$ cat flow/run.sh
#!/bin/bash
# the make line also repeats each setting of config.mk as NAME=value (left out here)
make -C /OpenROAD-flow-scripts/flow DESIGN_CONFIG=/design/flow/config.mk WORK_HOME=/design/flow/orfs CLKGATE_MAP_FILE= finish
$ cat flow/config.mk
export PLATFORM = sky130hd
export DESIGN_NAME = custom_cpu
export DESIGN_NICKNAME = custom_cpu
export VERILOG_FILES = /design/flow/design.v
export SDC_FILE = /design/flow/constraint.sdc
export NUM_CORES = 4
export LEC_CHECK = 0
export ABC_AREA = 0
export CAP_MARGIN = 20
export CELL_PAD_IN_SITES_GLOBAL_PLACEMENT = 0
export CORE_MARGIN = 10
export CORE_UTILIZATION = 44
export GPL_ROUTABILITY_DRIVEN = 1
export PLACE_DENSITY = 0.61
export SETUP_SLACK_MARGIN = 2.2
export SLEW_MARGIN = 20
export TNS_END_PERCENT = 60
$ cat flow/constraint.sdc
create_clock -name core_clock -period 9.21 [get_ports {clk}]
set_input_delay 1.8420 -clock core_clock [delete_from_list [all_inputs] [get_ports {clk}]]
set_output_delay 1.8420 -clock core_clock [all_outputs]
set_load 0.01 [all_outputs]
$ cat flow/design.v
`timescale 10 ns / 1 ns
module alu(
	input  [32 - 1:0]  A,
	input  [32 - 1:0]  B,
	input  [              2:0]  ALUop,
	output                      Overflow,
	output                      CarryOut,
	output                      Zero,
	output [32 - 1:0]  Result
);
	wire CarryIn = (ALUop[2]==1'b1||ALUop[1:0]==2'b11);								 
	wire [32 :0] A_Extended = {A[32 - 1],A};	 
	wire [32 :0] B_Extended = {B[32 - 1],B};
	wire [32 :0] B_Convert = (ALUop[2]==1'b1||ALUop[1:0]==2'b11)? ~B_Extended : B_Extended; 
	wire [32 + 1:0] C = A_Extended+B_Convert+CarryIn;	 
	wire [32 - 1:0] Less;
	assign Result=({32{ALUop==3'b000}}&(A&B))
				|({32{ALUop==3'b001}}&(A|B))
				|({32{ALUop==3'b100}}&(A^B))
				|({32{ALUop==3'b101}}&~(A|B))
				|({32{ALUop[1:0]==2'b10}}&(C[32 - 1:0]))
				|({32{ALUop[1:0]==2'b11}}&(Less));
	assign Zero=(Result==32'b0);
	assign CarryOut=(ALUop[2]||ALUop[1:0])^C[32+1];
	assign Overflow=C[32]^C[32-1];				 
	assign Less={{(32-1){1'b0}},(ALUop[2]&&C[32])||((~ALUop[2])&&CarryOut)};
endmodule
`timescale 10 ns / 1 ns
module shifter (
	input  [32 - 1:0] A,
	input  [              4:0] B,
	input  [              1:0] Shiftop,
	output [32 - 1:0] Result
);
	localparam Left_logical     = 2'b00;
	localparam Right_logical    = 2'b10;
	localparam Right_arthimetic = 2'b11;
	wire   [2*32-1:0] extended_data = {{32{A[32-1]}},A};
	assign Result = {32{Shiftop==Left_logical}} & (A<<B) |
	                {32{Shiftop==Right_logical}} & (A>>B) |
					{32{Shiftop==Right_arthimetic}} & extended_data[{1'b0,B}+:32];
endmodule
`timescale 10 ns / 1 ns
module reg_file(
	input                       clk,
	input  [5 - 1:0]  waddr,
	input  [5 - 1:0]  raddr1,
	input  [5 - 1:0]  raddr2,
	input                       wen,
	input  [32 - 1:0]  wdata,
	output [32 - 1:0]  rdata1,
	output [32 - 1:0]  rdata2
);
	reg [32-1:0] rf [31:0];
	always @(posedge clk)
	begin
		if(wen==1'b1 && waddr!=5'b0) 
		rf [waddr]<= wdata; 
	end
	assign rdata1=(raddr1==0)?0:rf[raddr1];
	assign rdata2=(raddr2==0)?0:rf[raddr2]; 
endmodule
`timescale 10ns / 1ns
module custom_cpu(
	input         clk,
	input         rst,
	output [31:0] PC,
	output        Inst_Req_Valid,
	input         Inst_Req_Ready,
	input  [31:0] Instruction,
	input         Inst_Valid,
	output        Inst_Ready,
	output [31:0] Address,
	output        MemWrite,
	output [31:0] Write_data,
	output [ 3:0] Write_strb,
	output        MemRead,
	input         Mem_Req_Ready,
	input  [31:0] Read_data,
	input         Read_data_Valid,
	output        Read_data_Ready,
	output [31:0] cpu_perf_cnt_0,
	output [31:0] cpu_perf_cnt_1,
	output [31:0] cpu_perf_cnt_2
);
	wire [31:0] opnumber_1, opnumber_2;
	wire [ 2:0] ALUop;
	wire overflow,carryout,zero;
	wire [31:0] result_1;
	wire [31:0] shift_data;
	wire [ 4:0] shift_amount;
	wire [ 1:0] shiftop;
	wire [31:0] result_2;
	wire [ 4:0] RF_raddr1;
	wire [ 4:0] RF_raddr2;
	wire [31:0] RF_rdata1, RF_rdata2;
	wire	    RF_wen;
	wire [ 4:0] RF_waddr;
	wire [31:0]	RF_wdata;
	alu alu_u0(opnumber_1,opnumber_2,ALUop,overflow,carryout,zero,result_1); 
	shifter shifter_u0(shift_data,shift_amount,shiftop,result_2); 
	reg_file reg_file_u0(clk,RF_waddr,RF_raddr1,RF_raddr2,RF_wen,RF_wdata,RF_rdata1,RF_rdata2); 
	reg  [31:0] IR;  
	reg  [31:0] MDR;  
	reg  [31:0] PC_reg;  
	reg  [31:0] PC_next_reg;  
	reg  [31:0] ALUout;  
	wire [ 6:0] opcode      = IR[ 6: 0];
	wire [ 4:0] rd          = IR[11: 7];
	wire [ 2:0] funct3      = IR[14:12];
	wire [ 4:0] rs1         = IR[19:15];
	wire [ 4:0] rs2         = IR[24:20];
	wire [ 6:0] funct7      = IR[31:25];
	wire [11:0] I_immediate = IR[31:20];
	wire [11:0] S_immediate = {IR[31:25],IR[11:7]};
	wire [12:0] B_immediate = {IR[31],IR[7],IR[30:25],IR[11:8],1'b0};
	wire [31:0] U_immediate = {IR[31:12],12'b0};
	wire [20:0] J_immediate = {IR[31],IR[19:12],IR[20],IR[30:21],1'b0};
	wire R_type            = opcode[5] && opcode[4] && ~opcode[2];
	wire I_type            = ~opcode[5] && opcode[4] && ~opcode[2];
	wire R_calculate       = R_type && ~R_shift && ~multiply;
	wire R_shift           = R_type && (funct3[1:0]==2'b01);
	wire multiply          = R_type && (funct7[0]);
	wire I_calculate       = I_type && ~I_shift;
	wire I_shift           = I_type && (funct3[1:0]==2'b01);
	wire calculate         = R_calculate || I_calculate;
	wire shift             = R_shift || I_shift;
	wire jump              = opcode[6] && opcode[2];
	wire branch            = opcode[6] && ~opcode[2];
	wire load              = ~opcode[5] && ~opcode[4];
	wire store             = ~opcode[6] && opcode[5] && ~opcode[4];
	wire load_imm          = ~opcode[6] && opcode[2];
	wire jal               = jump && opcode[3];
	wire jalr              = jump && ~opcode[3];
	wire [2:0] ALUsrc_state = {(current_state[3:1]==3'b000), current_state[3],current_state[2]||current_state[1]};  
	wire [1:0] ALUsrcA      = {jalr,load_imm};
	wire [2:0] ALUsrcB1     = {branch,jal,jalr};
	wire [3:0] ALUsrcB2     = {load_imm,branch || R_calculate || multiply,load || I_calculate,store};
	localparam INIT      = 9'b000000001,  
			   IF        = 9'b000000010,  
			   IW        = 9'b000000100,  
			   ID        = 9'b000001000,  
			   EX        = 9'b000010000,  
			   STORE     = 9'b000100000,  
			   LOAD      = 9'b001000000,  
			   RDW       = 9'b010000000,  
			   WB        = 9'b100000000;  
	reg [8:0] current_state;
	reg [8:0] next_state;
	always @(posedge clk)begin
		if(rst==1'b1)
			current_state <= INIT;
		else
			current_state <= next_state;
	end
	always @(*)begin
		if(rst==1'b1)
			next_state = INIT;
		else begin
			case(current_state)
			INIT: 
				next_state = IF;  
			IF:   begin
				if(Inst_Req_Ready==1'b1)  
					next_state = IW;
				else
					next_state = IF;
			end
			IW:   begin
				if(Inst_Valid==1'b1)  
					next_state = ID;
				else
					next_state = IW;
			end
			ID:   
				next_state = EX;  
			EX:   begin
				if(branch)
					next_state = IF;
				else if(calculate||shift||jump||load_imm||multiply)
					next_state = WB;
				else if(store)
					next_state = STORE;
				else if(load)
					next_state = LOAD;
				else
					next_state = EX;
			end
			STORE:begin
				if(Mem_Req_Ready==1'b1)  
					next_state = IF;
				else
					next_state = STORE;
			end
			LOAD: begin
				if(Mem_Req_Ready==1'b1)  
					next_state = RDW;
				else
					next_state = LOAD;
			end
			RDW:  begin
				if(Read_data_Valid==1'b1)  
					next_state = WB;
				else
					next_state = RDW;
			end
			WB:
				next_state = IF;
			default:
				next_state = INIT;
			endcase
		end
	end
	always @(posedge clk)begin
		if(current_state==INIT)  
			PC_next_reg <= 32'b0;
		else if(current_state==IF || current_state==IW)  
			PC_next_reg <= ALUout;
	end
	wire [2:0] branch_type = {funct3[2:1]==2'b00,funct3[2:1]==2'b10,funct3[2:1]==2'b11};
	wire branch_condition = branch_type[2] && (funct3[0]^zero) ||
							branch_type[1] && (funct3[0]^result_1[0]) ||
							branch_type[0] && (funct3[0]^carryout);  
	always @(posedge clk)begin
		if(current_state==INIT)
			PC_reg <= 32'b0;
		else if(current_state==ID && ~jump && ~branch && ~load_imm)
			PC_reg <= PC_next_reg;
		else if(current_state==EX)begin
			if(branch && branch_condition)
				PC_reg <= ALUout;
			else if(branch && ~branch_condition)
				PC_reg <= PC_next_reg;
			else if(jump)
				PC_reg <= ALUout;
			else if(load_imm)
				PC_reg <= PC_next_reg;
		end
	end
	always @(posedge clk)begin
		if(current_state[2] && Inst_Valid)
			IR <= Instruction;
	end
	always @(posedge clk)begin
		if(current_state[7] && Read_data_Valid)
			MDR <= Read_data;
	end
	always @(posedge clk)begin
		ALUout <= result_1;
	end
	assign PC = PC_reg;
	assign RF_raddr1       = rs1;
	assign RF_raddr2       = rs2;
	wire   write_condition = calculate||shift||load||load_imm||jump||multiply;
	assign RF_wen          = (current_state == WB)&&(write_condition);
	assign RF_waddr        = rd;
	wire [31:0] calculate_wdata = {32{calculate}} & ALUout;
	wire [31:0] shift_wdata     = {32{shift}} & result_2;
	wire [63:0] full_multiply_result = RF_rdata1*RF_rdata2;
	wire [31:0] multiply_wdata  = {32{multiply}} & full_multiply_result[31:0];
	wire [31:0] jump_wdata      = {32{jump}} & PC_next_reg;
	wire [31:0] load_imm_wdata  = {32{load_imm}} & (opcode[5]? U_immediate:ALUout);
	wire [31:0] load_wdata; 
	wire [ 7:0] target_byte     = MDR[{ALUout[1:0],3'b0}+:8];
	wire [15:0] target_halfword = MDR[{ALUout[1:0],3'b0}+:16];
	wire [31:0] zeroextended_target_byte = {{24{1'b0}},target_byte};
	wire [31:0] zeroextended_target_halfword = {{16{1'b0}},target_halfword};
	wire [31:0] signextended_target_byte = {{24{target_byte[7]}},target_byte};
	wire [31:0] signextended_target_halfword = {{16{target_halfword[15]}},target_halfword};
	assign load_wdata           = {32{load}} &
								  {{32{(funct3==3'b000)}} & signextended_target_byte |
	                               {32{(funct3==3'b001)}} & signextended_target_halfword |
								   {32{(funct3==3'b010)}} & MDR |
								   {32{(funct3==3'b100)}} & zeroextended_target_byte |
								   {32{(funct3==3'b101)}} & zeroextended_target_halfword};
	assign RF_wdata             = load_wdata | calculate_wdata | shift_wdata | multiply_wdata |jump_wdata | load_imm_wdata;
	assign opnumber_1               = {32{ALUsrc_state[0]}} & PC_reg |
									  {32{ALUsrc_state[1]}} & (ALUsrcA[1]? RF_rdata1:PC_reg) |
									  {32{ALUsrc_state[2]}} & (ALUsrcA[0]? PC_reg:RF_rdata1);
	wire [31:0] signextended_Iimm   = {{20{I_immediate[11]}},I_immediate};
	wire [31:0] signextended_Jimm   = {{11{J_immediate[20]}},J_immediate};
	wire [31:0] signextended_Bimm   = {{19{B_immediate[12]}},B_immediate};
	wire [31:0] signextended_Simm   = {{20{S_immediate[11]}},S_immediate};
	assign opnumber_2               = {32{ALUsrc_state[0]}} & 32'b100 |
									  {32{ALUsrc_state[1]}} & {
										{32{ALUsrcB1[0]}} & signextended_Iimm |
										{32{ALUsrcB1[1]}} & signextended_Jimm |
										{32{ALUsrcB1[2]}} & signextended_Bimm } |
									  {32{ALUsrc_state[2]}} & {
										{32{ALUsrcB2[0]}} & signextended_Simm |
										{32{ALUsrcB2[1]}} & signextended_Iimm |
										{32{ALUsrcB2[2]}} & RF_rdata2 |
										{32{ALUsrcB2[3]}} & U_immediate};
	wire ADD_type              = (funct3==3'b000);
	wire AND_type              = funct3[2];
	wire SLT_type              = (funct3[2:1]==2'b01);
	wire [2:0] AND_op          = {~funct3[1],1'b0,funct3[1:0]==2'b10};
	wire [2:0] SLT_op          = {~funct3[0],2'b11};
	wire [2:0] ALUop_Rcal      = {3{R_calculate}} &
							     {{3{ADD_type}} & {funct7[5],2'b10} |
	                              {3{AND_type}} & AND_op |
							      {3{SLT_type}} & SLT_op};
	wire [2:0] ALUop_Ical      = {3{I_calculate}} &
								 {{3{ADD_type}} & {3'b010} |
								  {3{AND_type}} & AND_op |
								  {3{SLT_type}} & SLT_op};
	wire [2:0] ALUop_branch    = {3{branch}} &
								 {{3{~funct3[2]}} & 3'b110 |
								  {3{funct3[2:1]==2'b10}} & 3'b111 |
								  {3{funct3[1]}} & 3'b011};
	assign ALUop               = {3{ALUsrc_state[0] || ALUsrc_state[1]}} & {3'b010} |
								 {3{ALUsrc_state[2]}} & {
									{3{jump||load||store||load_imm}} & {3'b010} |
									ALUop_branch | ALUop_Rcal | ALUop_Ical
								 };
	assign shift_data   = shift? RF_rdata1 : RF_rdata2;
	assign shift_amount = {5{R_shift}} & RF_rdata2[4:0] |
						  {5{I_shift}} & I_immediate[4:0] |
						  {5{store}} & {ALUout[1:0],3'b000};
	assign shiftop      = {2{shift}} & {funct3[2],funct7[5]} |
						  {2{store}} & {2'b00};
	assign Inst_Req_Valid = current_state[1];
	assign Inst_Ready     = current_state[0] | current_state[2];
	assign Read_data_Ready= current_state[0] | current_state[7];
	assign MemRead        = current_state[6];
	assign MemWrite       = current_state[5];
	assign Address        = {32{current_state[1]}} & PC_reg |
						    {32{current_state[5] || current_state[6]}} & {ALUout[31:2],{2'b0}};
	assign Write_data     = result_2;
	wire [3:0] sb_strb    = {4{funct3[1:0]==2'b00}} & {ALUout[1:0]==2'b11,ALUout[1:0]==2'b10,ALUout[1:0]==2'b01,ALUout[1:0]==2'b00};
	wire [3:0] sh_strb    = {4{funct3[0]}} & {{2{ALUout[1]}},{2{~ALUout[1]}}};
	wire [3:0] sw_strb    = {4{funct3[1]}} & {4'b1111};
	assign Write_strb     = {4{store}} & (sb_strb | sh_strb | sw_strb);
	reg [31:0] cycle_cnt;
	always @(posedge clk)begin
		if(rst==1'b1)
			cycle_cnt <= 32'b0;
		else
			cycle_cnt <= cycle_cnt+32'b1;
	end
	assign cpu_perf_cnt_0 = cycle_cnt;
	reg [31:0] mem_cycle_cnt;
	always @(posedge clk)begin
		if(rst==1'b1)
			mem_cycle_cnt <= 32'b0;
		else if((current_state[6] || current_state[5]) && Mem_Req_Ready)  
			mem_cycle_cnt <= mem_cycle_cnt+32'b1;
	end
	assign cpu_perf_cnt_1 = mem_cycle_cnt;
	reg [31:0] inst_cycle_cnt;
	always @(posedge clk)begin
		if(rst==1'b1)
			inst_cycle_cnt <= 32'b0;
		else if(current_state[1] && Inst_Req_Ready)  
			inst_cycle_cnt <= inst_cycle_cnt+32'b1;
	end
	assign cpu_perf_cnt_2 = inst_cycle_cnt;
endmodule
==> summary.txt, run 1 <==
run metrics: outcome=failed layout checks, Blocking Checks=negative setup slack, Worst Path Required=9.74 ns, Hold Path Origin=cycle_cnt[0], Complex Gates by Area=0.0771, Tcrit/Tclk final=1.05, CTS tree=built, Post-Synthesis Cells=6787, Synth area leader=edfxtp_1, largest family of logic cells by area=multiplexers, number of enable flip-flop cells=1086, Final Max-Slew Violation Tally=0, Slowest cell on crit path=fa_1, Hold Vio Cnt, Final=0, hold crit path type=reg -> reg, Avg Synthesized Cell Area=12.6 um2, ys cells=6787, worst slack, placed=-0.808 ns, Die X-Extent=460 um, ranking of synthesized cells by area=edfxtp_1 38%, mux4_2 17%, fa_1 9.6%, dfxtp_1 5.0%, ha_1 3.2%, Post-synth top cells=1086 x edfxtp_1, 635 x nor2_1, 633 x mux4_2, CTS Buf Count=144, global route overflow=0, io pins=271, Unique masters post-synth=93, DRC viols=0, Logic area=45200 um2, flops out of synthesis=1297, Critical Path Source Type=flop, total track usage=0.298, first-pass GRT wire length=456 mm, WP depth=33, hold buffers post-CTS=0, yosys warns=2, count leader, synth=edfxtp_1, critical path's top delay family=adder cells, Log Warnings=65, Multiplexer share=0.199, RSZ-0062 raised after global routing=true, Core ar.=193000 um2, post-synthesis sequential area ratio=0.432, Crit Path Category=reg -> reg, drt first pass iters=6, routed len/inst=31.8 um, Worst Slack Setup Final=-0.503 ns, chip area=212000 um2, yosys simple share=0.0921, # Max-Cap Violations=0, initial antenna violation count=23, Arr. time, crit path=10.24 ns, H-tree lvl count=4, FF/Latch Area=36900 um2, DPL Wire Length=225 mm, R2R Path End=reg_file_u0.rf[28][31], CP Max Fanout=32, reg2reg setup slack=-0.50 ns, largest net degree at the start of global routing=101, Commonest flop=edfxtp_1, Buf/Inv on CP=8, GP Congestion=1.03, Longest Clk Path Bufs=3, cell depth of the worst flop-to-flop path=33, Worst setup EP type=flop, vias=63600, count of final setup violators=225, Syn Std Cell Area=85200 um2, hold depth=1, vias in the first global route=62700, worst-margin pin slew=1.30 ns, sink of the worst hold path=cycle_cnt[0], crit path time final=9.71 ns, ANT nets after route=0, ys async rst share=0, Reg clk slew, reported paths=0.06 ns, Die H=460 um, Worst-Skew Late Latency=0.85 ns, Layout area overhead=19.2%, 1st-iter DRT viols=8629, yosys stat area=85200 um2, Final nets=8164, row count=161, Max Clock Freq=103 MHz, Adder Area Share=0.129, Synth Area in XOR/XNOR=0.0224, Worst setup endpoint=reg_file_u0.rf[28][31], Port Buffers=268, vias per cell=6.29, final wirelength=321 mm, fp util=0.442, FILL cells=16300, Critical Path Max Stage Delay=0.61 ns, clk sinks=1297, Root Driver=clkbuf_16, slew margin rel.=0.128, Synth top area share=0.383, Layout Skew=0.0931 ns
==> area by class of cell <==
type	instances	share of cell area
inverters	574	0.0214
multi-input cells	4470	0.445
well taps	2526	0.0311
flip-flops and latches	1297	0.363
clock buffers	171	0.0366
diodes	11	0.000271
repair buffers	977	0.0935
clock inverters	87	0.00936
==> repair_timing <==
action / in CTS / in global routing
gates resized: 100 / 19
endpoints found under the hold margin: 0 / 0
setup endpoints to repair: 961 / 999
gates cloned: 6 / 4
pin swaps: 17 / 12
setup buffers: 13 / 5
==> metrics by stage <==
stage           util  cell area [um2]  std cells  hold slack (ns)  TNS, ns
6_report       0.527           102000      10100            0.475   -59.85
5_1_grt        0.527           102000      10100            0.499  -157.74
4_1_cts        0.526           101000      10100            0.482   -47.58
3_5_place_dp   0.498            95900       9814            0.467  -112.50
3_3_place_gp   0.498            95900       9814            0.440  -105.85
2_1_floorplan      -            86000       6818            0.458        0
==> layer usage <==
layer,vias to the layer above,routed length [um],global-route usage
met5,-,37,0
met4,6,19800,0.155
met3,745,32300,0.0626
met2,3745,147000,0.464
met1,32700,122000,0.393
li1,26400,-,-
==> inputs of run 2 (changes only) <==
Settings changed: ABC_AREA 0 to default, CELL_PAD_IN_SITES_GLOBAL_PLACEMENT 0 to default, CORE_MARGIN 10 to 2, CORE_UTILIZATION 44 to 72, CTS_CLUSTER_SIZE from default to 15, GPL_ROUTABILITY_DRIVEN 1 to default, PLACE_DENSITY 0.61 to default, PLACE_DENSITY_LB_ADDON from default to 0.27, SETUP_SLACK_MARGIN 2.2 to default, TNS_END_PERCENT 60 to default.
Clock period 9.21 ns to 5.02 ns, I/O delays scaled along.
==> summary.txt, run 2 <==
yosys + openroad results -> outcome=stopped before the end, Failed at=5_1_grt, First Err=[ERROR GRT-0116] Global routing finished with congestion. Check the congestion regions in the DRC Viewer., Synth top area share=0.383 (unchanged), fp util=0.723 (+0.281), Synth area leader=edfxtp_1, Die X-Extent=348 um (-24%), total track usage=0.997, clk sinks=1297 (unchanged), hold buffers post-CTS=0 (unchanged), H-tree lvl count=4 (unchanged), global route overflow=5738, largest family of logic cells by area=multiplexers, io pins=271 (unchanged), Die H=348 um (-24%), ranking of synthesized cells by area=edfxtp_1 38%, mux4_2 17%, fa_1 9.6%, dfxtp_1 5.0%, ha_1 3.2%, Core ar.=118000 um2 (-39%), GP Congestion=1.11 (+7.7%), post-synthesis sequential area ratio=0.432 (unchanged), ys cells=6787 (unchanged), yosys warns=2 (unchanged), CTS Buf Count=137 (-4.9%), placed cell count=9444 (-3.8%), number of enable flip-flop cells=1086 (unchanged), DPL Wire Length=291 mm (+29%), count leader, synth=edfxtp_1, Complex Gates by Area=0.0771 (unchanged), Root Driver=clkbuf_16, ys async rst share=0 (unchanged), flops out of synthesis=1297 (unchanged), chip area=121000 um2 (-43%), yosys stat area=85200 um2 (unchanged), row count=126 (-22%), Port Buffers=268 (unchanged), Syn Std Cell Area=85200 um2 (unchanged), yosys simple share=0.0921 (unchanged), Longest Clk Path Bufs=3 (unchanged), Area after DPL=99500 um2 (+3.8%), Post-synth top cells=1086 x edfxtp_1, 635 x nor2_1, 633 x mux4_2, Synth Area in XOR/XNOR=0.0224 (unchanged), Commonest flop=edfxtp_1, Post-Synthesis Cells=6787 (unchanged), Adder Area Share=0.129 (unchanged), Unique masters post-synth=93 (unchanged), Avg Synthesized Cell Area=12.6 um2 (unchanged), Multiplexer share=0.199 (unchanged)
[run 2: routing by layer]
layer  track usage  GRT overflow
met5         0.841           144
met4          1.03          1258
met3         0.930           760
met2          1.09          2764
met1         0.959           812
[run 2: timing repair]
action                                   CTS
buffers inserted                           9
pin swaps                                 20
endpoints found under the setup margin  1119
gates cloned                               6
resized                                  137
[run 2: per-stage QoR]
step / worst slack (ns) / hold slack (ns)
2_1_floorplan: -4.09 / 0.458
3_3_place_gp: -4.82 / 0.469
3_5_place_dp: -5.40 / 0.476
4_1_cts: -5.18 / 0.485
==> inputs of run 3 (changes only) <==
Settings changed: CAP_MARGIN 20 to 40, CORE_ASPECT_RATIO from default to 0.88, CORE_UTILIZATION 72 to 56, CTS_CLUSTER_SIZE 15 to 75, GPL_ROUTABILITY_DRIVEN from default to 1, MAX_ROUTING_LAYER from default to met5, MIN_ROUTING_LAYER from default to met1, PLACE_DENSITY_LB_ADDON 0.27 to 0.16, SETUP_SLACK_MARGIN from default to 2.38, SLEW_MARGIN 20 to 0, TNS_END_PERCENT from default to 90.
Clock period 5.02 ns to 8.44 ns, I/O delays scaled along.
==> summary.txt, run 3 <==
run metrics: ranking of synthesized cells by area=edfxtp_1 38%, mux4_2 17%, fa_1 9.6%, dfxtp_1 5.0%, ha_1 3.2%, Hold Path Origin=cycle_cnt[0], Worst setup EP type=flop, drt first pass iters=9, Longest Clk Path Bufs=3 (unchanged), total track usage=0.419, H-tree lvl count=4 (unchanged), Die X-Extent=420 um (+21%), Unique masters post-synth=93 (unchanged), Finished Core Util=0.678, final total negative setup slack=-394.08 ns, Max Clock Freq=103 MHz, Reg clk slew, reported paths=0.06 ns, CTS Buf Count=137 (unchanged), Synth area leader=edfxtp_1, crit path time final=9.72 ns, Worst-Skew Late Latency=0.83 ns, yosys stat area=85200 um2 (unchanged), vias per cell=6.79, # Max-Cap Violations=0, Worst setup endpoint=reg_file_u0.rf[29][31], Syn Std Cell Area=85200 um2 (unchanged), io pins=271 (unchanged), Arr. time, crit path=10.27 ns, Adder Area Share=0.129 (unchanged), Avg Synthesized Cell Area=12.6 um2 (unchanged), critical path's top delay family=adder cells, global route overflow=0, count leader, synth=edfxtp_1, yosys simple share=0.0921 (unchanged), number of enable flip-flop cells=1086 (unchanged), Worst Slack Setup Final=-1.28 ns, final wirelength=328 mm, 1st-iter DRT viols=10500, fp util=0.563 (-0.161), sink of the worst hold path=cycle_cnt[0], post-synthesis sequential area ratio=0.432 (unchanged), R2R Path End=reg_file_u0.rf[29][31], ys async rst share=0 (unchanged), routed len/inst=33.5 um, Root Driver=clkbuf_16, Post-Synthesis Cells=6787 (unchanged), DPL Wire Length=228 mm (-22%), Die H=370 um (+6.3%), reg2reg setup slack=-1.28 ns, CTS tree=built, Buf/Inv on CP=12, CP Max Fanout=16, RSZ-0062 raised after global routing=true, placed cell count=9450 (+0.064%), Complex Gates by Area=0.0771 (unchanged), row count=134 (+6.3%), hold crit path type=reg -> reg, Log Warnings=64, slew margin rel.=0.188, DRC viols=0, vias=66400, ANT nets after route=0, count of final setup violators=609, outcome=failed layout checks, Critical Path Source Type=flop, Final Max-Slew Violation Tally=0, Synth Area in XOR/XNOR=0.0224 (unchanged), cell repeated most along the worst path=fa_1, worst-margin pin slew=1.22 ns, hold buffers post-CTS=0 (unchanged), yosys warns=2 (unchanged), GP Congestion=1.05 (-5.9%), Critical Path Max Stage Delay=0.55 ns, Post-synth top cells=1086 x edfxtp_1, 635 x nor2_1, 633 x mux4_2, Multiplexer share=0.199 (unchanged), initial antenna violation count=17, Blocking Checks=negative setup slack, ys cells=6787 (unchanged), Final nets=8320, Layout Skew=0.0390 ns, WP depth=39, Crit Path Category=reg -> reg, cell depth of the worst flop-to-flop path=39, Slowest cell on crit path=mux4_2, Commonest flop=edfxtp_1, clk sinks=1297 (unchanged), Worst Path Required=8.98 ns, largest family of logic cells by area=multiplexers, Synth top area share=0.383 (unchanged), chip area=155000 um2 (+28%), Core ar.=151000 um2 (+29%), Layout area overhead=20.5%, Tcrit/Tclk final=1.15, first-pass GRT wire length=463 mm, hold depth=1, Hold Vio Cnt, Final=0, Port Buffers=268 (unchanged), vias in the first global route=65200, flops out of synthesis=1297 (unchanged), final non-filler cell total=9776, largest net degree at the start of global routing=89
run 3: final cells by class:
| cell class | count | area, um2 |
|---|---|---|
| fill | 10800 | 48800 |
| multi-input combinational | 4470 | 45300 |
| sequential | 1297 | 36900 |
| timing repair buffer | 1140 | 11200 |
| clock buffer | 169 | 3660 |
| tap | 2040 | 2550 |
| inverter | 574 | 2170 |
| clock inverter | 78 | 865 |
| antenna | 8 | 20.0 |
run 3: per-stage QoR:
step	cell area [um2]	hold slack, ns	setup slack [ns]
floorplan	86000	0.458	-0.672
global placement	95900	0.437	-1.54
detailed placement	96400	0.447	-1.61
CTS	102000	0.461	-1.15
global route	103000	0.500	-1.46
finish	103000	0.453	-1.28
run 3: what timing repair did:
action,4_1_cts,5_1_grt
endpoints found under the setup margin,1047,1048
setup buffers,16,40
resized,90,93
pin swaps,18,24
endpoints found under the hold margin,0,0
gates cloned,5,9
run 3: routing by layer:
metal / part of all wire / GRT usage / vias up
met5: 0.00044 / 0.00370 / -
met4: 0.058 / 0.198 / 12
met3: 0.14 / 0.123 / 1069
met2: 0.43 / 0.605 / 5303
met1: 0.37 / 0.588 / 33400
li1: - / - / 26700
==> inputs of run 4 (changes only) <==
Settings changed: ABC_AREA from default to 1, CAP_MARGIN 40 to 20, CORE_ASPECT_RATIO 0.88 to default, CORE_UTILIZATION 56 to 58, CTS_CLUSTER_SIZE 75 to 15, GPL_ROUTABILITY_DRIVEN 1 to default, MAX_ROUTING_LAYER met5 to default, MIN_ROUTING_LAYER met1 to default, PLACE_DENSITY_LB_ADDON 0.16 to 0.12, SETUP_SLACK_MARGIN 2.38 to -0.37, SLEW_MARGIN 0 to 20, TNS_END_PERCENT 90 to 15.
Clock period 8.44 ns to 5.91 ns, I/O delays scaled along.
==> summary.txt, run 4 <==
run metrics: Worst setup EP type=flop, largest net degree at the start of global routing=65 (-27%), final wirelength=396 mm (+21%), critical path's top delay family=adder cells, Core ar.=150000 um2 (-1.2%), first-pass GRT wire length=567 mm (+22%), DRC viols=0 (unchanged), Multiplexer share=0.000688 (-0.198), yosys warns=2 (unchanged), Port Buffers=268 (unchanged), ys async rst share=0 (unchanged), Log Warnings=64 (unchanged), WP depth=35 (-10%), initial antenna violation count=15 (-2), count leader, synth=nor2_1, Worst-Skew Late Latency=0.87 ns (+0.04 ns), Hold Vio Cnt, Final=0 (unchanged), Buf/Inv on CP=8 (-4), outcome=failed layout checks, number of enable flip-flop cells=1086 (unchanged), CTS Buf Count=142 (+3.6%), vias per cell=6.75 (-0.71%), Crit Path Category=reg -> reg, clk sinks=1297 (unchanged), post-synthesis sequential area ratio=0.422 (-0.0104), Adder Area Share=0.125 (-0.00310), Final nets=12000 (+44%), Worst Path Required=6.38 ns (-2.60 ns), Synth area leader=edfxtp_1, Reg clk slew, reported paths=0.06 ns (about the same), Final Max-Slew Violation Tally=0 (unchanged), sink of the worst hold path=mem_cycle_cnt[31], cell depth of the worst flop-to-flop path=35 (-10%), fp util=0.583 (+0.0208), RSZ-0062 raised after global routing=true, Max Clock Freq=112 MHz (+9.3%), flops out of synthesis=1297 (unchanged), H-tree lvl count=4 (unchanged), chip area=154000 um2 (-1.1%), yosys stat area=87300 um2 (+2.5%), count of final setup violators=1088 (+79%), routed len/inst=29.4 um (-12%), Post-synth top cells=1599 x nor2_1, 1398 x o21ai_0, 1207 x nand2_1, vias in the first global route=86200 (+32%), Arr. time, crit path=9.37 ns (-0.90 ns), CP Max Fanout=27 (+11), Critical Path Source Type=flop, R2R Path End=reg_file_u0.rf[30][30], Commonest flop=edfxtp_1, crit path time final=8.89 ns (-0.830 ns), Post-Synthesis Cells=10100 (+49%), GP Congestion=1.08 (+2.6%), vias=90700 (+37%), Synth Area in XOR/XNOR=0.00933 (-0.0131), Complex Gates by Area=0.188 (+0.111), global route overflow=0 (unchanged), ANT nets after route=0 (unchanged), Die X-Extent=392 um (-6.6%), Unique masters post-synth=81 (-13%), Blocking Checks=negative setup slack, worst-margin pin slew=1.22 ns (+0.00560 ns), ys cells=10100 (+49%), hold_ws=0.461 ns (+0.00756 ns), Syn Std Cell Area=87300 um2 (+2.5%), Avg Synthesized Cell Area=8.61 um2 (-31%), CTS tree=built, Layout Skew=0.104 ns (+0.0649 ns), Tcrit/Tclk final=1.51 (+0.353), # Max-Cap Violations=0 (unchanged), ranking of synthesized cells by area=edfxtp_1 37%, fa_1 9.4%, o21ai_0 8.0%, nor2_1 6.9%, nand2_1 5.2%, hold depth=1 (unchanged), Layout area overhead=24.5%, hold crit path type=reg -> reg, Longest Clk Path Bufs=3 (unchanged), 1st-iter DRT viols=16600 (+58%), cell repeated most along the worst path=fa_1, Worst setup endpoint=reg_file_u0.rf[30][30], hold buffers post-CTS=0 (unchanged), row count=142 (+6.0%), Root Driver=clkbuf_16, Die H=392 um (+6.0%), largest family of logic cells by area=AND-OR/OR-AND gates, DPL Wire Length=275 mm (+21%), io pins=271 (unchanged), Hold Path Origin=mem_cycle_cnt[31], drt first pass iters=12 (+3), Slowest cell on crit path=fa_1, worst slack, placed=-2.99 ns (-1.37 ns), slew margin rel.=0.184 (-0.00373), reg2reg setup slack=-2.98 ns (-1.70 ns), Critical Path Max Stage Delay=0.57 ns (+0.02 ns), total track usage=0.506 (+0.0872), Worst Slack Setup Final=-2.98 ns (-1.70 ns), Synth top area share=0.374 (-0.00924), yosys simple share=0.171 (+0.0788)
## run 4: through the flow
step	cell area (um2)	util	instances	setup TNS, ns
5_1_grt	109000	0.726	13400	-2168.04
2_1_floorplan	88100	-	10200	-1412.55
3_5_place_dp	103000	0.688	13200	-1880.12
3_3_place_gp	103000	0.688	13200	-1723.53
4_1_cts	108000	0.725	13400	-1753.95
6_report	109000	0.726	13500	-1938.31
## run 4: what timing repair did
action                                 4_1_cts  5_1_grt
setup endpoints to repair                  896      960
pin swaps                                   26       13
buffers inserted                            17        3
gates cloned                                 8        1
endpoints found under the hold margin        0        0
gates resized                               86       22
## run 4: final cells by class
type | count | area [um2]
diodes | 11 | 27.5
repair buffers | 1681 | 15900
multi-input cells | 7111 | 44300
well taps | 2016 | 2520
fillers | 10800 | 41000
clock inverters | 93 | 1210
clock buffers | 167 | 3710
inverters | 1075 | 4120
repair inverters | 1 | 8.76
flip-flops and latches | 1297 | 36900
## run 4: routing by layer
layer  vias up  wire (um)  global-route usage
met4        18      31200               0.309
li1      37500          -                   -
met5         -        147                   0
met3      2213      69800               0.213
met1     42500     134000               0.639
met2      8587     161000               0.721
==> inputs of run 5 (changes only) <==
Settings changed: CAP_MARGIN 20 to 25, CELL_PAD_IN_SITES_DETAIL_PLACEMENT from default to 1, CELL_PAD_IN_SITES_GLOBAL_PLACEMENT from default to 3, CORE_ASPECT_RATIO from default to 1.3, CORE_UTILIZATION 58 to 49, CTS_CLUSTER_DIAMETER from default to 97, CTS_CLUSTER_SIZE 15 to 65, GPL_ROUTABILITY_DRIVEN from default to 1, HOLD_SLACK_MARGIN from default to -0.02, MAX_ROUTING_LAYER from default to met4, MIN_ROUTING_LAYER from default to met2, PLACE_DENSITY from default to 0.87, PLACE_DENSITY_LB_ADDON 0.12 to default, SETUP_SLACK_MARGIN -0.37 to default, TNS_END_PERCENT 15 to 90.
Clock period 5.91 ns to 10.8 ns, I/O delays scaled along.
==> summary.txt, run 5 <==
yosys + openroad results -> ranking of synthesized cells by area=edfxtp_1 37%, fa_1 9.4%, o21ai_0 8.0%, nor2_1 6.9%, nand2_1 5.2%, number of enable flip-flop cells=1086 (unchanged), Synth area leader=edfxtp_1, ys cells=10100 (unchanged), yosys warns=2 (unchanged), Post-synth top cells=1599 x nor2_1, 1398 x o21ai_0, 1207 x nand2_1, largest family of logic cells by area=AND-OR/OR-AND gates, Adder Area Share=0.125 (unchanged), fp util=0.493 (-0.0905), Synth top area share=0.374 (unchanged), row count=176 (+24%), Multiplexer share=0.000688 (unchanged), Post-Synthesis Cells=10100 (unchanged), Failed at=3_1_place_gp_skip_io, yosys stat area=87300 um2 (unchanged), Avg Synthesized Cell Area=8.61 um2 (unchanged), Syn Std Cell Area=87300 um2 (unchanged), count leader, synth=nor2_1, chip area=182000 um2 (+18%), Core ar.=177000 um2 (+18%), Synth Area in XOR/XNOR=0.00933 (unchanged), yosys simple share=0.171 (unchanged), flops out of synthesis=1297 (unchanged), Die X-Extent=374 um (-4.5%), post-synthesis sequential area ratio=0.422 (unchanged), outcome=stopped before the end, ys async rst share=0 (unchanged), Complex Gates by Area=0.188 (unchanged), First Err=[ERROR GPL-0301] Utilization 105.954 % exceeds 100%., Unique masters post-synth=81 (unchanged), Die H=485 um (+24%), Commonest flop=edfxtp_1
==> inputs of run 6 (changes only) <==
Settings changed: ABC_AREA 1 to default, CAP_MARGIN 25 to 20, CELL_PAD_IN_SITES_DETAIL_PLACEMENT 1 to default, CELL_PAD_IN_SITES_GLOBAL_PLACEMENT 3 to default, CORE_ASPECT_RATIO 1.3 to default, CORE_UTILIZATION 49 to 70, CTS_CLUSTER_DIAMETER 97 to default, CTS_CLUSTER_SIZE 65 to 41, GPL_ROUTABILITY_DRIVEN 1 to default, HOLD_SLACK_MARGIN -0.02 to default, MAX_ROUTING_LAYER met4 to default, MIN_ROUTING_LAYER met2 to default, PLACE_DENSITY 0.87 to default, TNS_END_PERCENT 90 to 65.
Clock period 10.8 ns to 9.72 ns, I/O delays scaled along.
==> summary.txt, run 6 <==
yosys + openroad results -> GP Congestion=1.13, clk sinks=1297, Commonest flop=edfxtp_1, Longest Clk Path Bufs=3, post-synthesis sequential area ratio=0.432 (+0.0104), Adder Area Share=0.129 (+0.00310), Synth top area share=0.383 (+0.00924), worst slack, placed=-0.535 ns, Multiplexer share=0.199 (+0.198), outcome=stopped before the end, io pins=271, ys async rst share=0 (unchanged), Die X-Extent=353 um (-5.7%), flops out of synthesis=1297 (unchanged), largest family of logic cells by area=multiplexers, Post-synth top cells=1086 x edfxtp_1, 635 x nor2_1, 633 x mux4_2, row count=127 (-28%), First Err=[ERROR GRT-0116] Global routing finished with congestion. Check the congestion regions in the DRC Viewer., H-tree lvl count=4, yosys stat area=85200 um2 (-2.4%), Die H=353 um (-27%), count leader, synth=edfxtp_1, yosys simple share=0.0921 (-0.0788), Unique masters post-synth=93 (+15%), DPL Wire Length=254 mm, Area after DPL=93500 um2, Failed at=5_1_grt, yosys warns=2 (unchanged), Syn Std Cell Area=85200 um2 (-2.4%), Complex Gates by Area=0.0771 (-0.111), number of enable flip-flop cells=1086 (unchanged), placed cell count=8797, Root Driver=clkbuf_16, Synth area leader=edfxtp_1, Core ar.=120000 um2 (-32%), Post-Synthesis Cells=6787 (-33%), global route overflow=240, Synth Area in XOR/XNOR=0.0224 (+0.0131), ranking of synthesized cells by area=edfxtp_1 38%, mux4_2 17%, fa_1 9.6%, dfxtp_1 5.0%, ha_1 3.2%, ys cells=6787 (-33%), CTS Buf Count=136, Port Buffers=268, total track usage=0.830, Avg Synthesized Cell Area=12.6 um2 (+46%), hold buffers post-CTS=0, fp util=0.708 (+0.215), chip area=124000 um2 (-31%)
run 6: metrics by stage:
step / setup TNS [ns]
after floorplan: -2.12
after global placement: -20.40
after detailed placement: -60.22
after CTS: -4.05
run 6: what timing repair did:
action,in CTS
pin swaps,32
cloned,17
buffers inserted,54
endpoints found under the setup margin,229
gates resized,183
run 6: per-layer routing:
metal,GRT overflow,GRT usage
met2,82,0.943
met3,34,0.734
met4,96,0.795
met5,6,0.508
met1,22,0.839
==> inputs of run 7 (changes only) <==
Settings changed: CORE_UTILIZATION 70 to 58, CTS_CLUSTER_SIZE 41 to default, HOLD_SLACK_MARGIN from default to 0.27, SETUP_SLACK_MARGIN from default to 1.58, TNS_END_PERCENT 65 to 5.
Clock period 9.72 ns to 5.98 ns, I/O delays scaled along.
==> summary.txt, run 7 <==
run metrics: outcome=failed layout checks, Blocking Checks=negative setup slack, Synth area leader=edfxtp_1, Tcrit/Tclk final=1.68, Root Driver=clkbuf_16, Final Max-Slew Violation Tally=0, Worst-Skew Late Latency=0.87 ns, first-pass GRT wire length=518 mm, critical path's top delay family=adder cells, cell depth of the worst flop-to-flop path=40, GP Congestion=1.06 (-6.4%), Final nets=8842, Core ar.=146000 um2 (+21%), routed len/inst=36.5 um, yosys warns=2 (unchanged), Die H=387 um (+9.7%), Layout area overhead=24.8%, yosys stat area=85200 um2 (unchanged), largest family of logic cells by area=multiplexers, design area=106000 um2, Worst setup endpoint=reg_file_u0.rf[23][27], total track usage=0.489, number of enable flip-flop cells=1086 (unchanged), DPL Wire Length=249 mm (-1.8%), Worst Path Required=6.54 ns, sink of the worst hold path=cycle_cnt[0], final wirelength=372 mm, drt first pass iters=9, count of final setup violators=1011, ys cells=6787 (unchanged), Arr. time, crit path=10.63 ns, io pins=271 (unchanged), WP depth=40, R2R Path End=reg_file_u0.rf[23][27], hold depth=1, Port Buffers=268 (unchanged), global route overflow=0, RSZ-0062 raised after global routing=true, vias per cell=7.04, ranking of synthesized cells by area=edfxtp_1 38%, mux4_2 17%, fa_1 9.6%, dfxtp_1 5.0%, ha_1 3.2%, Max Clock Freq=99.3 MHz, flops out of synthesis=1297 (unchanged), Buf/Inv on CP=14, ANT nets after route=0, CP Max Fanout=8, Commonest flop=edfxtp_1, Syn Std Cell Area=85200 um2 (unchanged), hold crit path type=reg -> reg, met1 global-route usage=0.596, Hold Path Origin=cycle_cnt[0], reg2reg setup slack=-4.09 ns, Adder Area Share=0.129 (unchanged), Layout Skew=0.0766 ns, Critical Path Max Stage Delay=0.59 ns, Worst setup EP type=flop, CTS Buf Count=137 (+0.74%), Post-Synthesis Cells=6787 (unchanged), worst slack, placed=-4.33 ns (-3.80 ns), H-tree lvl count=4 (unchanged), worst-margin pin slew=1.23 ns, Longest Clk Path Bufs=3 (unchanged), Critical Path Source Type=flop, slew margin rel.=0.178, Synth Area in XOR/XNOR=0.0224 (unchanged), most used routing layer=met2, cell repeated most along the worst path=fa_1, Crit Path Category=reg -> reg, # Max-Cap Violations=0, Synth top area share=0.383 (unchanged), Log Warnings=69, Post-synth top cells=1086 x edfxtp_1, 635 x nor2_1, 633 x mux4_2, row count=140 (+10%), Complex Gates by Area=0.0771 (unchanged), CTS tree=built, Reg clk slew, reported paths=0.07 ns, 1st-iter DRT viols=11200, Worst Slack Setup Final=-4.09 ns, DRC viols=0, largest net degree at the start of global routing=90, clk sinks=1297 (unchanged), vias in the first global route=70800, Area after DPL=100000 um2 (+7.5%), hold_ws=0.463 ns, chip area=150000 um2 (+20%), Hold Vio Cnt, Final=0, post-synthesis sequential area ratio=0.432 (unchanged), count leader, synth=edfxtp_1, ys async rst share=0 (unchanged), Avg Synthesized Cell Area=12.6 um2 (unchanged), Unique masters post-synth=93 (unchanged), yosys simple share=0.0921 (unchanged), Die X-Extent=387 um (+9.7%), M3 GR Usage=0.154, Multiplexer share=0.199 (unchanged), crit path time final=10.07 ns, fp util=0.584 (-0.124), Slowest cell on crit path=mux4_2, initial antenna violation count=26, vias=71700, GR Layer Usage met2=0.734
-- run 7: area by class of cell --
| class | count | area [um2] |
|---|---|---|
| sequential | 1297 | 36900 |
| timing repair buffer | 1662 | 15100 |
| fill | 9507 | 39400 |
| multi-input combinational | 4470 | 45200 |
| inverter | 574 | 2160 |
| clock inverter | 84 | 1030 |
| clock buffer | 168 | 3630 |
| tap | 1917 | 2400 |
| antenna | 15 | 37.5 |
-- run 7: layer usage --
layer / vias up / wire (um)
li1: 27700 / -
met1: 34900 / 120000
met2: 7027 / 163000
met3: 2066 / 52300
met4: 26 / 36200
met5: - / 149
-- run 7: timing repair --
action / in CTS / in global routing
pin swaps: 16 / 9
setup buffers: 18 / 18
hold buffers: 0 / 0
cloned: 6 / 1
gates resized: 78 / 49
endpoints found under the setup margin: 1120 / 1149
-- run 7: through the flow --
| stage | TNS [ns] | util | cells |
|---|---|---|---|
| floorplan | -1957.08 | - | 6818 |
| global placement | -2718.91 | 0.690 | 9876 |
| detailed placement | -2805.19 | 0.690 | 9876 |
| CTS | -2620.16 | 0.726 | 10200 |
| global route | -3006.50 | 0.729 | 10200 |
| finish | -2849.20 | 0.730 | 10200 |
==> inputs of run 8 (changes only) <==
Settings changed: ABC_AREA from default to 1, CTS_CLUSTER_SIZE from default to 15, HOLD_SLACK_MARGIN 0.27 to default, PLACE_DENSITY_LB_ADDON from default to 0.12, SETUP_SLACK_MARGIN 1.58 to 1.34, TNS_END_PERCENT 5 to default.
Clock period 5.98 ns to 7.6 ns, I/O delays scaled along.
==> summary.txt, run 8 <==
run metrics: Post-synth top cells=1599 x nor2_1, 1398 x o21ai_0, 1207 x nand2_1, WP depth=41 (+2.5%), ys cells=10100 (+49%), Finished Core Util=0.692 (-0.0374), Avg Synthesized Cell Area=8.61 um2 (-31%), FILL cells=11800 (+24%), total track usage=0.476 (-0.0129), hold depth=1 (unchanged), hold_ws=0.453 ns (-0.00995 ns), placed cell count=12700 (+28%), global route overflow=0 (unchanged), final wirelength=374 mm (+0.52%), Longest Clk Path Bufs=3 (unchanged), Adder Area Share=0.125 (-0.00310), Layout area overhead=18.7%, CTS tree=built, yosys simple share=0.171 (+0.0788), hold buffers post-CTS=0 (unchanged), Worst setup endpoint=reg_file_u0.rf[16][30], final non-filler cell total=12900 (+27%), worst-margin pin slew=1.27 ns (+0.0333 ns), Die H=392 um (+1.2%), largest family of logic cells by area=AND-OR/OR-AND gates, count leader, synth=nor2_1, fp util=0.583 (-0.00100), ranking of synthesized cells by area=edfxtp_1 37%, fa_1 9.4%, o21ai_0 8.0%, nor2_1 6.9%, nand2_1 5.2%, vias=86600 (+21%), Layout Skew=0.0610 ns (-0.0156 ns), RSZ-0062 raised after global routing=true, Critical Path Source Type=flop, Critical Path Max Stage Delay=0.55 ns (-0.04 ns), H-tree lvl count=4 (unchanged), vias per cell=6.70 (-4.8%), worst slack, placed=-1.35 ns (+2.98 ns), Unique masters post-synth=81 (-13%), largest net degree at the start of global routing=65 (-28%), clk sinks=1297 (unchanged), DPL Wire Length=260 mm (+4.2%), Commonest flop=edfxtp_1, post-synthesis sequential area ratio=0.422 (-0.0104), Port Buffers=268 (unchanged), chip area=154000 um2 (+2.4%), io pins=271 (unchanged), Worst Slack Setup Final=-1.32 ns (+2.77 ns), outcome=failed layout checks, Synth area leader=edfxtp_1, GP Congestion=1.08 (+2.0%), row count=142 (+1.4%), most used routing layer=met2, Die X-Extent=392 um (+1.2%), Complex Gates by Area=0.188 (+0.111), Reg clk slew, reported paths=0.06 ns (about the same), Arr. time, crit path=9.46 ns (-1.17 ns), Core ar.=150000 um2 (+2.6%), Multiplexer share=0.000688 (-0.198), Hold Path Origin=mem_cycle_cnt[31], yosys stat area=87300 um2 (+2.5%), Crit Path Category=reg -> reg, CTS Buf Count=140 (+2.2%), flops out of synthesis=1297 (unchanged), met1 global-route usage=0.602 (+0.00579), Post-Synthesis Cells=10100 (+49%), Hold Vio Cnt, Final=0 (unchanged), yosys warns=2 (unchanged), Worst Path Required=8.14 ns (+1.60 ns), M3 GR Usage=0.162 (+0.00851), CP Max Fanout=32 (+24), number of enable flip-flop cells=1086 (unchanged), Buf/Inv on CP=13 (-1), sink of the worst hold path=mem_cycle_cnt[31], final total negative setup slack=-524.67 ns (+2324.53 ns), Synth Area in XOR/XNOR=0.00933 (-0.0131), Blocking Checks=negative setup slack, Syn Std Cell Area=87300 um2 (+2.5%), Final nets=11500 (+30%), crit path time final=8.92 ns (-1.15 ns), routed len/inst=29.0 um (-21%), DRC viols=0 (unchanged), ys async rst share=0 (unchanged), Tcrit/Tclk final=1.17 (-0.510), GR Layer Usage met2=0.691 (-0.0428), Worst-Skew Late Latency=0.83 ns (-0.04 ns), Synth top area share=0.374 (-0.00924), hold crit path type=reg -> reg, cell depth of the worst flop-to-flop path=41 (+2.5%), R2R Path End=reg_file_u0.rf[16][30], slew margin rel.=0.154 (-0.0242), Worst setup EP type=flop, 1st-iter DRT viols=15500 (+38%), Slowest cell on crit path=fa_1, # Max-Cap Violations=0 (unchanged), Final Max-Slew Violation Tally=0 (unchanged), vias in the first global route=82300 (+16%), Log Warnings=64 (-7.2%), Max Clock Freq=112 MHz (+13%), count of final setup violators=714 (-29%), initial antenna violation count=17 (-35%), first-pass GRT wire length=534 mm (+3.1%), critical path's top delay family=adder cells, ANT nets after route=0 (unchanged), reg2reg setup slack=-1.32 ns (+2.77 ns), Root Driver=clkbuf_16, drt first pass iters=12 (+3)
[run 8: through the flow]
step	area (um2)
CTS	103000
global route	104000
floorplan	88100
global placement	98400
detailed placement	98500
finish	104000
[run 8: timing repair]
action,4_1_cts,5_1_grt
gates resized,35,21
setup buffers,4,3
gates cloned,2,3
endpoints found under the setup margin,928,964
pin swaps,8,3
[run 8: cell type report]
| type | instances | area (um2) | area share |
|---|---|---|---|
| Tap cell | 2016 | 2520 | 0.0244 |
| Timing Repair inverter | 1 | 8.76 | 0.0000846 |
| Clock inverter | 78 | 963 | 0.00930 |
| Antenna cell | 11 | 27.5 | 0.000266 |
| Clock buffer | 170 | 3690 | 0.0356 |
| Timing Repair Buffer | 1165 | 11300 | 0.109 |
| Inverter | 1075 | 4110 | 0.0397 |
| Sequential cell | 1297 | 36900 | 0.356 |
| Multi-Input combinational cell | 7109 | 44100 | 0.425 |
[run 8: per-layer routing]
| metal | vias to the layer above | wire length, um |
|---|---|---|
| li1 | 36400 | - |
| met5 | - | 306 |
| met3 | 1879 | 59600 |
| met2 | 7635 | 156000 |
| met4 | 24 | 30500 |
| met1 | 40600 | 128000 |
==> inputs of run 9 (changes only) <==
Settings changed: ABC_AREA 1 to default, CAP_MARGIN 20 to 30, CORE_UTILIZATION 58 to 40, CTS_CLUSTER_SIZE 15 to default, HOLD_SLACK_MARGIN from default to 0.23, PLACE_DENSITY_LB_ADDON 0.12 to default, SETUP_SLACK_MARGIN 1.34 to default.
Clock period 7.6 ns to 11.0 ns, I/O delays scaled along.
==> summary.txt, run 9 <==
run metrics: Slowest cell on crit path=mux4_2, DRC viols=0 (unchanged), Synth top area share=0.383 (+0.00924), io pins=271 (unchanged), Root Driver=clkbuf_16, post-cts repair resize count=0 (-100%), Multiplexer share=0.199 (+0.198), initial antenna violation count=21 (+4), ys cells=6787 (-33%), routed wl met2=148 mm (-4.9%), Die H=465 um (+19%), yosys warns=2 (unchanged), Synth area leader=edfxtp_1, Unique masters post-synth=93 (+15%), vias in the first global route=61300 (-26%), hold buffers post-CTS=0 (unchanged), count leader, synth=edfxtp_1, reg2reg setup slack=0.52 ns (+1.84 ns), ys async rst share=0 (unchanged), Worst-Skew Late Latency=0.83 ns (about the same), outcome=finished clean, global route overflow=0 (unchanged), clk sinks=1297 (unchanged), M1 WL=120 mm (-6.5%), worst slack, placed=0.583 ns (+1.93 ns), Synth Area in XOR/XNOR=0.0224 (+0.0131), GP Congestion=1.02 (-5.4%), Final nets=7856 (-32%), final total negative setup slack=0 ns (+524.67 ns), Worst setup endpoint=reg_file_u0.rf[15][31], cell depth of the worst flop-to-flop path=37 (-9.8%), critical path's top delay family=adder cells, Arr. time, crit path=11.02 ns (+1.56 ns), largest family of logic cells by area=multiplexers, Worst setup EP type=flop, vias=62000 (-28%), Core ar.=212000 um2 (+42%), Final Max-Slew Violation Tally=0 (unchanged), R2R Path End=reg_file_u0.rf[15][31], # Max-Cap Violations=0 (unchanged), yosys stat area=85200 um2 (-2.4%), total track usage=0.289 (-0.187), CTS tree=built, vias per cell=6.13 (-8.5%), Reg clk slew, reported paths=0.06 ns (about the same), CTS Buf Count=144 (+2.9%), Layout Skew=0.0526 ns (-0.00837 ns), drt first pass iters=8 (-4), flops out of synthesis=1297 (unchanged), fp util=0.402 (-0.181), Longest Clk Path Bufs=3 (unchanged), Log Warnings=62 (-3.1%), slew margin rel.=0.186 (+0.0325), routed len/inst=31.4 um (+8.3%), Hold Path Origin=PC_next_reg[31], Tcrit/Tclk final=0.953 (-0.221), final wirelength=317 mm (-15%), Critical Path Source Type=flop, hold depth=2 (+1), RSZ-0062 raised after global routing=false, Syn Std Cell Area=85200 um2 (-2.4%), 1st-iter DRT viols=8165 (-47%), ANT nets after route=0 (unchanged), number of enable flip-flop cells=1086 (unchanged), Post-CTS Setup Inserts=0 (-4), Complex Gates by Area=0.0771 (-0.111), Layout area overhead=15.4%, Post-synth top cells=1086 x edfxtp_1, 635 x nor2_1, 633 x mux4_2, DR top layer=met5, ranking of synthesized cells by area=edfxtp_1 38%, mux4_2 17%, fa_1 9.6%, dfxtp_1 5.0%, ha_1 3.2%, cell repeated most along the worst path=fa_1, Crit Path Category=reg -> reg, first-pass GRT wire length=449 mm (-16%), Port Buffers=268 (unchanged), yosys simple share=0.0921 (-0.0788), largest net degree at the start of global routing=101 (+55%), WP depth=37 (-9.8%), Avg Synthesized Cell Area=12.6 um2 (+46%), row count=169 (+19%), worst-margin pin slew=1.22 ns (-0.0458 ns), Commonest flop=edfxtp_1, Post-Synthesis Cells=6787 (-33%), Die X-Extent=465 um (+19%), post-synthesis sequential area ratio=0.432 (+0.0104), sink of the worst hold path=PC_next_reg[31], Buf/Inv on CP=10 (-3), Worst Slack Setup Final=0.518 ns (+1.84 ns), Max Clock Freq=95.4 MHz (-15%), CP Max Fanout=32 (unchanged), Hold Vio Cnt, Final=0 (unchanged), count of final setup violators=0 (-100%), Adder Area Share=0.129 (+0.00310), H-tree lvl count=4 (unchanged), Worst Path Required=11.54 ns (+3.40 ns), chip area=217000 um2 (+41%), Critical Path Max Stage Delay=0.55 ns (about the same), FILL cells=18800 (+60%), DPL Wire Length=221 mm (-15%), crit path time final=10.48 ns (+1.56 ns), hold crit path type=reg -> reg, WL met3=28.9 mm (-51%)
## run 9: per-stage QoR
step	cells	hold WS, ns	utilization	instance area, um2
after floorplan	6818	0.458	-	85300
after global placement	9803	0.465	0.440	93200
after detailed placement	9821	0.476	0.441	93500
after CTS	10100	0.487	0.463	98200
after global routing	10100	0.509	0.464	98300
final	10100	0.491	0.464	98300
## run 9: cell type report
cell class | instances | area (um2) | share of cell area
sequential | 1297 | 36900 | 0.375
timing repair buffer | 669 | 6250 | 0.0635
inverter | 574 | 2160 | 0.0220
clock buffer | 186 | 3900 | 0.0396
clock inverter | 78 | 812 | 0.00826
tap | 2821 | 3530 | 0.0359
antenna | 11 | 27.5 | 0.000280
multi-input combinational | 4470 | 44800 | 0.456
## run 9: metal layers
| layer | vias up | global-route usage |
|---|---|---|
| met5 | - | 0 |
| met2 | 3569 | 0.459 |
| met4 | 6 | 0.161 |
| met1 | 32000 | 0.375 |
| li1 | 25700 | - |
| met3 | 733 | 0.0524 |
==> inputs of run 10 (changes only) <==
Settings changed: CELL_PAD_IN_SITES_DETAIL_PLACEMENT from default to 1, CELL_PAD_IN_SITES_GLOBAL_PLACEMENT from default to 1, CORE_MARGIN 2 to 8, CTS_CLUSTER_DIAMETER from default to 326, CTS_CLUSTER_SIZE from default to 10, GPL_TIMING_DRIVEN from default to 0, HOLD_SLACK_MARGIN 0.23 to default, PLACE_DENSITY_LB_ADDON from default to 0.11, SETUP_SLACK_MARGIN from default to 2.69, TNS_END_PERCENT from default to 95.
==> summary.txt, run 10 <==
run metrics: outcome=failed layout checks, Blocking Checks=max-capacitance violations, max-slew violations, Complex Gates by Area=0.0771 (unchanged), vias in the first global route=68700 (+12%), final wirelength=423 mm (+33%), Final Max-Slew Violation Tally=76 (+76), Buf/Inv on CP=10 (unchanged), WP depth=32 (-14%), Longest Clk Path Bufs=3 (unchanged), Adder Area Share=0.129 (unchanged), Synth top area share=0.383 (unchanged), hold depth=1 (-1), vias per cell=6.45 (+5.2%), post-synthesis sequential area ratio=0.432 (unchanged), H-tree lvl count=4 (unchanged), routed len/inst=40.0 um (+28%), ys async rst share=0 (unchanged), Log Warnings=64 (+3.2%), Reg clk slew, reported paths=0.06 ns (about the same), Synth Area in XOR/XNOR=0.0224 (unchanged), Die X-Extent=477 um (+2.6%), routed wl met2=195 mm (+32%), Root Driver=clkbuf_16, GP Congestion=0.998 (-2.3%), Post-synth top cells=1086 x edfxtp_1, 635 x nor2_1, 633 x mux4_2, CTS tree=built, Unique masters post-synth=93 (unchanged), chip area=228000 um2 (+5.2%), Worst Path Required=11.52 ns (-0.02 ns), sink of the worst hold path=cycle_cnt[0], Arr. time, crit path=11.00 ns (-0.02 ns), Die H=477 um (+2.6%), Synth area leader=edfxtp_1, worst-margin pin slew=2.82 ns (+1.60 ns), Commonest flop=edfxtp_1, global route overflow=0 (unchanged), Crit Path Category=reg -> reg, largest family of logic cells by area=multiplexers, 1st-iter DRT viols=7945 (-2.7%), Worst setup endpoint=reg_file_u0.rf[17][31], vias=68100 (+9.9%), Port Buffers=266 (-0.75%), yosys warns=2 (unchanged), largest net degree at the start of global routing=33 (-67%), Final nets=8360 (+6.4%), cell repeated most along the worst path=fa_1, Hold Vio Cnt, Final=0 (unchanged), Hold Path Origin=cycle_cnt[0], DPL Wire Length=311 mm (+40%), Layout area overhead=24.8%, number of enable flip-flop cells=1086 (unchanged), Critical Path Max Stage Delay=0.57 ns (+0.02 ns), count leader, synth=edfxtp_1, design area=106000 um2 (+8.1%), total track usage=0.350 (+0.0614), yosys simple share=0.0921 (unchanged), clk sinks=1297 (unchanged), Max Clock Freq=95.5 MHz (about the same), Slowest cell on crit path=a221o_4, final non-filler cell total=10600 (+4.5%), R2R Path End=reg_file_u0.rf[17][31], # Max-Cap Violations=10 (+10), Multiplexer share=0.199 (unchanged), first-pass GRT wire length=562 mm (+25%), Layout Skew=0.0765 ns (+0.0239 ns), flops out of synthesis=1297 (unchanged), CTS Buf Count=147 (+2.1%), FILL cells=21300 (+14%), Area after DPL=95500 um2 (+2.2%), fp util=0.402 (unchanged), RSZ-0062 raised after global routing=true, placed cell count=10100 (+2.7%), M1 WL=156 mm (+30%), cell depth of the worst flop-to-flop path=32 (-14%), CP Max Fanout=10 (-69%), DRC viols=0 (unchanged), crit path time final=10.48 ns (-0.00534 ns), WL met3=41.4 mm (+43%), reg2reg setup slack=0.52 ns (about the same), yosys stat area=85200 um2 (unchanged), count of final setup violators=0 (unchanged), drt first pass iters=9 (+1), Avg Synthesized Cell Area=12.6 um2 (unchanged), Critical Path Source Type=flop, io pins=271 (unchanged), hold_ws=0.491 ns (-0.0000150 ns), ANT nets after route=0 (unchanged), row count=169 (unchanged), ys cells=6787 (unchanged), Post-Synthesis Cells=6787 (unchanged), initial antenna violation count=38 (+81%), Finished Core Util=0.502 (+0.0378), Tcrit/Tclk final=0.952 (about the same), Core ar.=212000 um2 (unchanged), DR top layer=met5, hold crit path type=reg -> reg, slew margin rel.=-0.878 (-1.06), Worst setup EP type=flop, Syn Std Cell Area=85200 um2 (unchanged), ranking of synthesized cells by area=edfxtp_1 38%, mux4_2 17%, fa_1 9.6%, dfxtp_1 5.0%, ha_1 3.2%, hold buffers post-CTS=0 (unchanged), Worst-Skew Late Latency=0.83 ns (about the same), critical path's top delay family=adder cells
## run 10: timing repair
action	in CTS	in global routing
cloned	11	29
setup buffers	84	102
gates resized	529	475
pin swaps	39	91
setup endpoints to repair	995	832
## run 10: cell type report
type	count	area [um2]	share of cell area
Antenna cell	28	70.1	0.000659
Buffer	477	4440	0.0418
Clock buffer	190	3900	0.0367
Clock inverter	11	226	0.00213
Inverter	574	2160	0.0203
Multi-Input combinational cell	4497	47300	0.444
Sequential cell	1297	36800	0.346
Tap cell	2821	3530	0.0332
Timing Repair Buffer	666	7900	0.0743
## run 10: layer usage
metal  vias to the layer above  GRT usage
li1                      26800          -
met1                     36000      0.445
met2                      4229      0.563
met3                      1099     0.0668
met4                        16      0.202
met5                         -          0
## run 10: stage by stage
| step | TNS (ns) | setup WS, ns |
|---|---|---|
| after floorplan | 0 | 1.89 |
| after global placement | -2203.14 | -4.00 |
| after detailed placement | -674.21 | -1.89 |
| after CTS | 0 | 0.633 |
| after global routing | 0 | 0.373 |
| final | 0 | 0.524 |
